== sierra ==
Design fifo, start of the top module:
module fifo #(
    parameter DATA_WIDTH = 16,
    parameter DEPTH = 64, 
    parameter ALMOST_FULL_THRESH = 56,
    parameter ALMOST_EMPTY_THRESH = 8
)(
    input                   clk,
    input                   rst_n,        
    input                   wr_en,
    input  [DATA_WIDTH-1:0] wr_data,
    input                   rd_en,
    output reg [DATA_WIDTH-1:0] rd_data,
    output                  full,
    output                  empty,
    output                  almost_full,
    output                  almost_empty,
    output                  overflow_err,
    output                  underflow_err,
    output [DATA_WIDTH-1:0] fifo_count
);
Size: ~4,100 cells after synthesis, ~0.045 mm2 of cells after synthesis.
Settings: LEC_CHECK=0, ABC_AREA=1, CAP_MARGIN=20, CELL_PAD_IN_SITES_GLOBAL_PLACEMENT=1, CORE_ASPECT_RATIO=0.98, CORE_MARGIN=6, CORE_UTILIZATION=40, CTS_CLUSTER_DIAMETER=102, CTS_CLUSTER_SIZE=24, GPL_ROUTABILITY_DRIVEN=1, GPL_TIMING_DRIVEN=0, HOLD_SLACK_MARGIN=0.1, PLACE_DENSITY=0.6, SLEW_MARGIN=40, TNS_END_PERCENT=60; clock period 3.87 ns.
run.sh (not shown) runs the stock make flow with config.mk's settings and CLKGATE_MAP_FILE=.
sierra | stages: all done | timing, DRC, antenna: all pass
The following lists how harbor was set up differently from sierra:
==> flow/config.mk <==
export PLATFORM = sky130hd
export DESIGN_NAME = fifo
export DESIGN_NICKNAME = fifo
export VERILOG_FILES = /design/flow/design.v
export SDC_FILE = /design/flow/constraint.sdc
export NUM_CORES = 4
export LEC_CHECK = 0
export CAP_MARGIN = 20
export CORE_MARGIN = 2
export CORE_UTILIZATION = 40
export PLACE_DENSITY = 0.6
export SETUP_SLACK_MARGIN = 0.39
export SLEW_MARGIN = 20
==> flow/constraint.sdc <==
create_clock -name core_clock -period 3.12 [get_ports {clk}]
set_input_delay 0.6240 -clock core_clock [delete_from_list [all_inputs] [get_ports {clk}]]
set_output_delay 0.6240 -clock core_clock [all_outputs]
set_load 0.01 [all_outputs]
==> results <==
Compared with sierra, harbor shows design area that has gone down by a few percent. Looking at worst min-delay path category, the primary input to flop result is from sierra; the primary input to asynchronous set/reset pin one comes from harbor. Compared with sierra, in harbor mapped cell area fell 8.5%, setup slack fell 0.23 ns, pin count of the biggest net entering global routing rose 8, combinational share of power fell 13 points, sequential power rose 26%. Going from sierra to harbor, the relative contribution of the clock network to total power was found to have gone up by 11 points.
Modified inputs, quartz compared to harbor
--- a/flow/config.mk
+++ b/flow/config.mk
@@ -7,7 +7,9 @@
 export LEC_CHECK = 0
+export ABC_AREA = 1
 export CAP_MARGIN = 20
 export CORE_MARGIN = 2
-export CORE_UTILIZATION = 40
-export PLACE_DENSITY = 0.6
-export SETUP_SLACK_MARGIN = 0.39
+export CORE_UTILIZATION = 72
+export CTS_CLUSTER_SIZE = 74
+export PLACE_DENSITY = 0.42
+export SETUP_SLACK_MARGIN = -0.12
 export SLEW_MARGIN = 20
==> flow/constraint.sdc <==
create_clock -name core_clock -period 1.73 [get_ports {clk}]
set_input_delay 0.3460 -clock core_clock [delete_from_list [all_inputs] [get_ports {clk}]]
set_output_delay 0.3460 -clock core_clock [all_outputs]
set_load 0.01 [all_outputs]
Findings:
- Nothing crashed in quartz and all stages finished; the problem is that the final layout failed, the offending checks being setup timing.
- Comparing quartz against harbor, there is no change at all in buffer levels on the longest clock path.
- The arithmetic-cell share of the synthesized area counting full adders, half adders and majority gates on harbor is in line with that on quartz.
- From harbor to quartz the numbers moved as follows: detailed placer's ending HPWL moved up, final wirelength moved up, multi-input combinational gate total moved up, switching share of total power moved up, part of the power in combinational logic moved up.
- Critical path class = flop to flop: quartz; critical path class = flop to primary output: harbor
Edits applied to the flow inputs when going from quartz to fjord:
--- a/flow/config.mk
+++ b/flow/config.mk
@@ -9,7 +9,9 @@
 export CAP_MARGIN = 20
+export CELL_PAD_IN_SITES_DETAIL_PLACEMENT = 0
+export CELL_PAD_IN_SITES_GLOBAL_PLACEMENT = 0
 export CORE_MARGIN = 2
 export CORE_UTILIZATION = 72
-export CTS_CLUSTER_SIZE = 74
-export PLACE_DENSITY = 0.42
-export SETUP_SLACK_MARGIN = -0.12
+export CTS_CLUSTER_SIZE = 76
+export PLACE_DENSITY = 0.65
+export SETUP_SLACK_MARGIN = -0.14
 export SLEW_MARGIN = 20
==> flow/constraint.sdc <==
create_clock -name core_clock -period 2.15 [get_ports {clk}]
set_input_delay 0.4300 -clock core_clock [delete_from_list [all_inputs] [get_ports {clk}]]
set_output_delay 0.4300 -clock core_clock [all_outputs]
set_load 0.01 [all_outputs]
==> comparison <==
- fjord had finished all stages when the layout checks came back failing, citing setup timing.
- No crash in quartz: every stage finished, but the layout fails its final checks due to setup timing.
- Per the comparison of fjord with quartz, switching part of the total power decreased by 0.40 points relative to the old numbers, sequential cell area in the final layout closely matched the old numbers.
- Taking quartz as the reference, in fjord worst-path maximum fanout went down by 1, I/O pin total was more or less identical, internal portion of total power went down by about 25%.
Here is what was changed in the inputs of maple compared with fjord.
--- a/flow/config.mk
+++ b/flow/config.mk
@@ -9,9 +9,7 @@
 export CAP_MARGIN = 20
-export CELL_PAD_IN_SITES_DETAIL_PLACEMENT = 0
-export CELL_PAD_IN_SITES_GLOBAL_PLACEMENT = 0
 export CORE_MARGIN = 2
 export CORE_UTILIZATION = 72
-export CTS_CLUSTER_SIZE = 76
-export PLACE_DENSITY = 0.65
-export SETUP_SLACK_MARGIN = -0.14
+export CTS_CLUSTER_SIZE = 71
+export PLACE_DENSITY_LB_ADDON = 0.0
+export SETUP_SLACK_MARGIN = 0.51
 export SLEW_MARGIN = 20
==> flow/constraint.sdc <==
create_clock -name core_clock -period 1.73 [get_ports {clk}]
set_input_delay 0.3460 -clock core_clock [delete_from_list [all_inputs] [get_ports {clk}]]
set_output_delay 0.3460 -clock core_clock [all_outputs]
set_load 0.01 [all_outputs]
[summary]
In the flow results for fjord and maple, the max-slew headroom at the worst pin is smaller on fjord. Of maple and fjord, it is maple that has the higher met2 wire length. Status maple: flow complete, layout not clean - setup timing. Final cycle utilization of the critical path ends up lower on fjord.
Power is estimated from default activity; no workload was simulated.
